run A:
Design Final_AXI_to_APB_Bridge, start of the top module:
module Final_AXI_to_APB_Bridge #(
    parameter AXI_ADDR_WIDTH    = 32,
    parameter AXI_DATA_WIDTH    = 32,
    parameter AXI_MAX_BURST_LEN = 8,
    parameter AXI_BURST_WIDTH   = 2,
    parameter AXI_SIZE_WIDTH    = 3,
    parameter APB_ADDR_WIDTH    = 32,
    parameter APB_DATA_WIDTH    = 32
)(
    input  [AXI_ADDR_WIDTH-1:0]    AWADDR,
    input  [AXI_BURST_WIDTH-1:0]   AWBURST,
    input  [AXI_MAX_BURST_LEN-1:0] AWLEN,
    input                          AWVALID,
    output                         AWREADY,
    input  [AXI_ADDR_WIDTH-1:0]    ARADDR,
    input  [AXI_BURST_WIDTH-1:0]   ARBURST,
    input  [AXI_MAX_BURST_LEN-1:0] ARLEN,
    input                          ARVALID,
    output                         ARREADY,
    input  [AXI_DATA_WIDTH-1:0]    WDATA,
    input                          WVALID,
    input                          WLAST,
    input  [AXI_DATA_WIDTH/8-1:0]  WSTRB,
    output                         WREADY,
    output [AXI_DATA_WIDTH-1:0]    RDATA,
    output [1:0]                   RRESP,
    output                         RVALID,
    output                         RLAST,
    input                          RREADY,
    output [1:0]                   BRESP,
    output                         BVALID,
    input                          BREADY,
    input                          ACLK,
    input                          ARESETn,
    output [APB_ADDR_WIDTH-1:0]    PADDR,
    output                         PWRITE,
    output                         PSEL1,
    output                         PSEL2,
    output                         PSEL3,
    output                         PSEL4,
    output                         PENABLE,
    output [APB_DATA_WIDTH-1:0]    PWDATA,
    input  [APB_DATA_WIDTH-1:0]    PRDATA,
    input                          PREADY
);
export LEC_CHECK = 0
export CAP_MARGIN = 20
export CORE_MARGIN = 2
export CORE_UTILIZATION = 40
export PLACE_DENSITY = 0.6
export SLEW_MARGIN = 20
create_clock -name core_clock -period 5.82 [get_ports {ACLK}]
run.sh (not shown) runs the stock make flow with config.mk's settings and CLKGATE_MAP_FILE=.
Changes in run B relative to run A:
Settings: CORE_UTILIZATION changed from 40 to 66; PLACE_DENSITY removed (was 0.6); CTS_CLUSTER_DIAMETER newly set to 28; the clock period (ns, I/O delays scaled along) changed from 5.82 to 4.07.
## What came out
The log for run B ends in clock tree synthesis (4_1_cts) with error DPL-0033, so the run never completed.
Run A went all the way through the flow, and no timing, DRC or antenna check failed.
The final reports for run B and run A show share of the core filled by cells before placement higher in the former.
In the reports for run A and run B, the larger core area belongs to run A.
Taking run A as the reference, in run B synthesized area neither gained nor lost much; die width lost about 22%; die area lost 39%; total placed instance area picked up an extra about 4%.
Reported for run A and run B, total cell area reported by yosys after synthesis turned out identical to the last digit.
Comparing pre-CTS worst setup slack for run A and run B, the bigger number came from run A.
Input-level comparison between run C and run B:
Settings: PLACE_DENSITY newly set to 0.6; MAX_ROUTING_LAYER newly set to met4; CTS_CLUSTER_DIAMETER changed from 28 to 32; the clock period (ns, I/O delays scaled along) changed from 4.07 to 5.62.
## What came out
Having completed the whole flow, run C delivered a layout that passed the timing, DRC and antenna checks.
Cell count after synthesis came out exactly the same in run C and run B.
From run B to run C, register area share after synthesis did not move at all.
From run C to run B, placeable core region did not move at all.
Run B → run C: count of distinct cell types in the synthesized netlist ~0 delta, average size of a mapped cell closely matched the old numbers, synthesized chip area reported by yosys did not really move.
Worst-case setup slack after placement for run C: 0.81 ns up relative to run B
Reported for run C and run B, area after synthesis turned out identical to the last digit.
Looking at instance count after placement with tap cells included across run C and run B, the one that comes out lower is run C.
Higher placed wire-length estimate goes to run B over run C.
> inputs changed (run C -> run D)
Settings: CTS_CLUSTER_DIAMETER no longer set, was 32; MAX_ROUTING_LAYER no longer set, was met4; CTS_CLUSTER_SIZE now 34, previously not set; TNS_END_PERCENT now 5, previously not set; CORE_UTILIZATION now 58, was 66; the clock period (ns, I/O delays scaled along) now 3.23, was 5.62.
[summary]
- Run D: flow complete, layout not clean; failing: negative setup slack
- Power share of the combinational group ended up 11 points higher on run D than on run C.
- In the metrics for run D and run C, the one carrying the lower number of buffers inserted during clock tree synthesis is run D.
- Measured against run C, the summed area of non-filler cells in the final layout of run D comes out at 1.09 times the reference value.
- Taking run C as the reference, in run D total detailed-routing wirelength grew by 5.2%, transition time at the pin with the least slew margin higher.
Input-level comparison between run E and run D:
Settings: an added ABC_AREA of 1; a change of CTS_CLUSTER_SIZE from 34 to 98; a change of CORE_UTILIZATION from 58 to 72; a change of the clock period (ns, I/O delays scaled along) from 3.23 to 4.34.
==> results <==
Run E got as far as global routing (5_1_grt), where a tool error ended the run. Per the comparison of run E with run D, area of the core went down; setup slack at placement went up; mean area per synthesized cell went down; mux cell area share after synthesis went down. Compared to run D, run E has number of cells in the design after placement 889 higher. Looking only at synthesized area, and setting everything else aside, the lower value of run E and run D goes to run D.
Edits applied to the flow inputs when going from run E to run F:
Settings: a deleted TNS_END_PERCENT that had been 5; a deleted CTS_CLUSTER_SIZE that had been 98; a change of PLACE_DENSITY from 0.6 to 0.79; a change of CORE_UTILIZATION from 72 to 58; a change of the clock period (ns, I/O delays scaled along) from 4.34 to 3.26.
### Flow results
Comparing pre-CTS setup slack for run E and run F, the smaller number came from run F.
Of run F and run E, it is run F that has the higher HPWL after detailed placement.
Run E: aborted in global routing (5_1_grt) (tool error)
Layout checks on run F: not met. Flow itself completed; violations: negative setup slack.
Taking run E as the reference, in run F horizontal extent of the die up 11%, number of gates given a new drive strength after cts up 470%.
The die used by run F is larger than the one used by run E.
When the final numbers for run E and run F were put side by side, the post-CTS setup repair buffer count turned out to be smaller in run E.
Changes observed in run F relative to run E: post-place instance area higher; number of cells in the design after placement rose 249.

Setup of job 6002:
Final_AXI_to_APB_Bridge again, from the RTL that the note above started with.
clock: 4.62 ns
lec_check: 0
cap_margin: 20
core_margin: 2
core_utilization: 72
place_density: 0.67
slew_margin: 20
Job 6002 never completed, since it errored out during 5_1_grt.
#### Input delta (job 7335 over job 6002)
-- flow/config.mk --
<<< job 6002, line 8
export CAP_MARGIN = 20
export CORE_MARGIN = 2
export CORE_UTILIZATION = 72
export PLACE_DENSITY = 0.67
export SLEW_MARGIN = 20
>>> job 7335, line 8
export CAP_MARGIN = 20
export CORE_MARGIN = 2
export CORE_UTILIZATION = 58
export SETUP_SLACK_MARGIN = -0.34
export SLEW_MARGIN = 20
==> flow/constraint.sdc <==
create_clock -name core_clock -period 4.07 [get_ports {ACLK}]
set_input_delay 0.8140 -clock core_clock [delete_from_list [all_inputs] [get_ports {ACLK}]]
set_output_delay 0.8140 -clock core_clock [all_outputs]
set_load 0.01 [all_outputs]
Job 7335 completed end to end; final checks failed (negative setup slack).
Number of synthesized register bits: job 6002 vs job 7335 — no meaningful difference
Reported for job 6002 and job 7335, simple logic cell fraction of the synthesized area turned out identical to the last digit.
Job 7335 vs. job 6002: die size now sits higher; instance count after placement with tap cells included now sits higher.
Here is what was changed in the inputs of job 1478 compared with job 7335.
-- flow/config.mk --
<<< job 7335, line 6
export NUM_CORES = 4
export LEC_CHECK = 0
export CAP_MARGIN = 20
export CORE_MARGIN = 2
export CORE_UTILIZATION = 58
export SETUP_SLACK_MARGIN = -0.34
export SLEW_MARGIN = 20
>>> job 1478, line 6
export NUM_CORES = 4
export LEC_CHECK = 0
export ABC_AREA = 1
export CAP_MARGIN = 20
export CORE_MARGIN = 2
export CORE_UTILIZATION = 58
export CTS_CLUSTER_SIZE = 76
export SLEW_MARGIN = 20
==> flow/constraint.sdc <==
create_clock -name core_clock -period 3.26 [get_ports {ACLK}]
set_input_delay 0.6520 -clock core_clock [delete_from_list [all_inputs] [get_ports {ACLK}]]
set_output_delay 0.6520 -clock core_clock [all_outputs]
set_load 0.01 [all_outputs]
Findings:
Job 1478 finished all stages; layout check result: FAIL, due to negative setup slack.
Pin count of the biggest net entering global routing: lower on job 1478
Summary of job 1478 over job 7335: routed via count saw an increase, power density of the placed cells moved up, power in combinational cells rose by 120%, post-route cell area moved up, summed instance area of the synthesized netlist picked up an extra 16%.
[compare] base=job 7335 new=job 1478: width of the die +14 um, setup slack after layout -0.34 ns.
Inputs modified between job 1478 and job 4305:
-- flow/config.mk --
<<< job 1478, line 9
export CAP_MARGIN = 20
export CORE_MARGIN = 2
export CORE_UTILIZATION = 58
export CTS_CLUSTER_SIZE = 76
export SLEW_MARGIN = 20
>>> job 4305, line 9
export CAP_MARGIN = 20
export CORE_MARGIN = 2
export CORE_UTILIZATION = 61
export PLACE_DENSITY = 0.6
export SLEW_MARGIN = 20
export TNS_END_PERCENT = 5
==> flow/constraint.sdc <==
create_clock -name core_clock -period 3.54 [get_ports {ACLK}]
set_input_delay 0.7080 -clock core_clock [delete_from_list [all_inputs] [get_ports {ACLK}]]
set_output_delay 0.7080 -clock core_clock [all_outputs]
set_load 0.01 [all_outputs]
In job 1478 the implementation completed, yet the final layout does not meet the checks, the culprit being negative setup slack.
[flow] job 4305 | stages: complete | final checks: fail | reason: negative setup slack
Compared with job 1478, in job 4305 power consumed by the clock network dropped about 5%; total power per unit cell area dropped about 7%; routing usage on met2 climbed 0.57 points.
Job 1478 consumes more power than job 4305.
Re deepest level of the CTS H-tree: no difference whatsoever between job 4305 and job 1478.
Number of clock-tree buffers in the layout (job 4305 vs. job 1478) decreases by a few percent
Looking at launch point of the worst path, the Length_Of_Burst_Manager_read[5] result is from job 4305; the AWADDR[6] one comes from job 1478.
Going from job 1478 to job 4305, the met3 track demand over resource was found to have gone up by 1.3 points.
Power is estimated from default activity; no workload was simulated.
